==> flow/design.v (excerpt) <==
module ml_demodulator(
    i_clk,
    i_reset,
    i_trig,
    i_y_hat,
    i_r,
    i_rd_rdy,
    o_rd_vld,
    o_llr,
    o_hard_bit
);
input i_clk;
input i_reset;
input i_trig;
input [159:0] i_y_hat;
input [319:0] i_r;
input i_rd_rdy;
output o_rd_vld;
output [7:0] o_llr;
output o_hard_bit;
localparam IDLE = 0;
localparam R44_S = 4'd1;
localparam R33_S = 4'd2;
localparam R34_S = 4'd3;
localparam R22_S = 4'd4;
localparam BUF = 3'd1;
localparam CAL_AB = 3'd2;
localparam OUT = 3'd3;
localparam CAL_CD = 3'd4;
localparam CAL_EF = 3'd5;
localparam CAL_GH = 3'd6;
localparam COMPARE = 3'd7;
integer i, j, k, m, n, p, q;
wire       gclk1, gclk2, gclk3; 
wire [1:0] SQRT   = 2'b1_1;  
wire [39:0] r34, r23, r24, r12, r13, r14;
wire [19:0] r44, r33, r22, r11;
wire [39:0] y4, y3, y2, y1;
reg [9:0] r34_r_r, r24_r_r, r14_r_r, r23_r_r, r13_r_r, r12_r_r, r34_i_r, r24_i_r, r14_i_r, r23_i_r, r13_i_r, r12_i_r;
wire [9:0] r34_r_w, r24_r_w, r14_r_w, r23_r_w, r13_r_w, r12_r_w, r34_i_w, r24_i_w, r14_i_w, r23_i_w, r13_i_w, r12_i_w;
reg [9:0] r44_r_r, r33_r_r, r22_r_r, r11_r_r;
wire [9:0] r44_r_w, r33_r_w, r22_r_w, r11_r_w;
reg [7:0] y1_r_r, y2_r_r, y3_r_r, y4_r_r, y1_i_r, y2_i_r, y3_i_r, y4_i_r;
reg [7:0] y1_r_w, y2_r_w, y3_r_w, y4_r_w, y1_i_w, y2_i_w, y3_i_w, y4_i_w;
wire [8:0] rsmul_o_r, rsmul_o_i;
reg [5:0] rsmul_i_r_r, rsmul_i_r_i;
reg [1:0] rsmul_i_s_r;
reg [3:0] rs_state_r, rs_state_w;
reg [1:0] rs_count_r, rs_count_w;
reg [2:0] state_r, state_w;
reg [1:0] count_r, count_w;
reg [12:0] L_tmp_r[0:3];
reg [12:0] L_tmp_w[0:3];
reg [1:0] j2_path_r[0:3];
reg [1:0] j2_path_w[0:3];
reg [1:0] j1_path_r[0:3];
reg [1:0] j1_path_w[0:3];
reg [9:0] y_tmp_r, y_tmp_i;
reg [9:0] rs1r, rs1i, rs2r, rs2i, rs3r, rs3i, rs4r, rs4i;
  ...
For scale: roughly 7100 cells after synthesis, about 540 flip-flops, ~490 I/O pins, ~0.064 sq mm of cells after synthesis.
Settings: LEC_CHECK=0, CAP_MARGIN=5, CELL_PAD_IN_SITES_GLOBAL_PLACEMENT=1, CORE_MARGIN=7, CORE_UTILIZATION=23, GPL_ROUTABILITY_DRIVEN=0, HOLD_SLACK_MARGIN=0.11, MAX_ROUTING_LAYER=met4, PLACE_DENSITY=0.68, SETUP_SLACK_MARGIN=-0.57, SLEW_MARGIN=30, TNS_END_PERCENT=40; clock period 12.2 ns.
run.sh (not shown) runs the stock make flow with config.mk's settings and CLKGATE_MAP_FILE=.
The baseline produced a clean layout.
Rerun with:
==> flow/config.mk (replaced) <==
export PLATFORM = sky130hd
export DESIGN_NAME = ml_demodulator
export DESIGN_NICKNAME = ml_demodulator
export VERILOG_FILES = /design/flow/design.v
export SDC_FILE = /design/flow/constraint.sdc
export NUM_CORES = 4
export LEC_CHECK = 0
export CAP_MARGIN = 20
export CORE_MARGIN = 2
export CORE_UTILIZATION = 64
export SLEW_MARGIN = 20
==> flow/constraint.sdc (replaced) <==
create_clock -name core_clock -period 4.57 [get_ports {i_clk}]
set_input_delay 0.9140 -clock core_clock [delete_from_list [all_inputs] [get_ports {i_clk}]]
set_output_delay 0.9140 -clock core_clock [all_outputs]
set_load 0.01 [all_outputs]
Effect: The new run did not get past global routing; synthesized cell count is unchanged; synthesized area does not change; die area drops by 65%.

build 57:
ml_demodulator again, from the RTL that the note above started with.
export LEC_CHECK = 0
export ABC_AREA = 1
export CAP_MARGIN = 20
export CORE_MARGIN = 7
export CORE_UTILIZATION = 40
export SLEW_MARGIN = 0
create_clock -name core_clock -period 8.51 [get_ports {i_clk}]
Ran to the end and failed final checks on setup timing: build 57.
Changes in build 38 relative to build 57:
Settings: changing CORE_UTILIZATION from 40 to 72; setting SETUP_SLACK_MARGIN to 2.77 for the first time; removing ABC_AREA (formerly 1); changing SLEW_MARGIN from 0 to 20; changing CORE_MARGIN from 7 to 2; changing the clock period (ns, I/O delays scaled along) from 8.51 to 9.44.
[summary]
- Build 38 -> stages 100% | layout checks FAIL | setup timing
- Looking only at depth of the critical timing path with buffers and inverters included, and setting everything else aside, the lower value of build 57 and build 38 goes to build 38.
- Looking at insertion delay to the later sink of the worst-skew pair, build 38 sits 20 ps lower than build 57 does.
- Diff build 57 and build 38: row count lower in build 38
- | cell area | lower: build 38 |
- Comparing build 57 and build 38, the lower total die size is on build 38.
- Against build 57, build 38 reports a initial antenna violation count that is higher.
- Of build 57 and build 38, the higher area growth from synthesis to final layout belongs to build 57.
- Synthesized cell count (build 38 / build 57): 0.76
The following lists how build 19 was set up differently from build 38:
Settings: CORE_UTILIZATION changed from 72 to 16; PLACE_DENSITY newly set to 0.6; SETUP_SLACK_MARGIN removed (was 2.77); the clock period (ns, I/O delays scaled along) changed from 9.44 to 11.8.
## What came out
- Going from build 38 to build 19, via count shrank by more than 10%.
- In the flow results for build 19 and build 38, the number of buffers added by the clock tree synthesis step is smaller on build 38.
- Worst hold slack of build 19 is on par with build 38.
- Number of instances in the synthesized netlist: build 19 vs build 38 identical
- In the final reports, the cell area of build 19 is smaller than that of build 38.
- Build 19 against build 38: top-level port count was more or less identical, global-route wire length before repair fell 2.7%, buffer count excluding the clock tree in the final layout fell by 53%, setup slack increased by 1350 ps relative to the old numbers.
- Build 19 completed every stage of the flow, and the final layout passed the timing, design-rule and antenna checks.
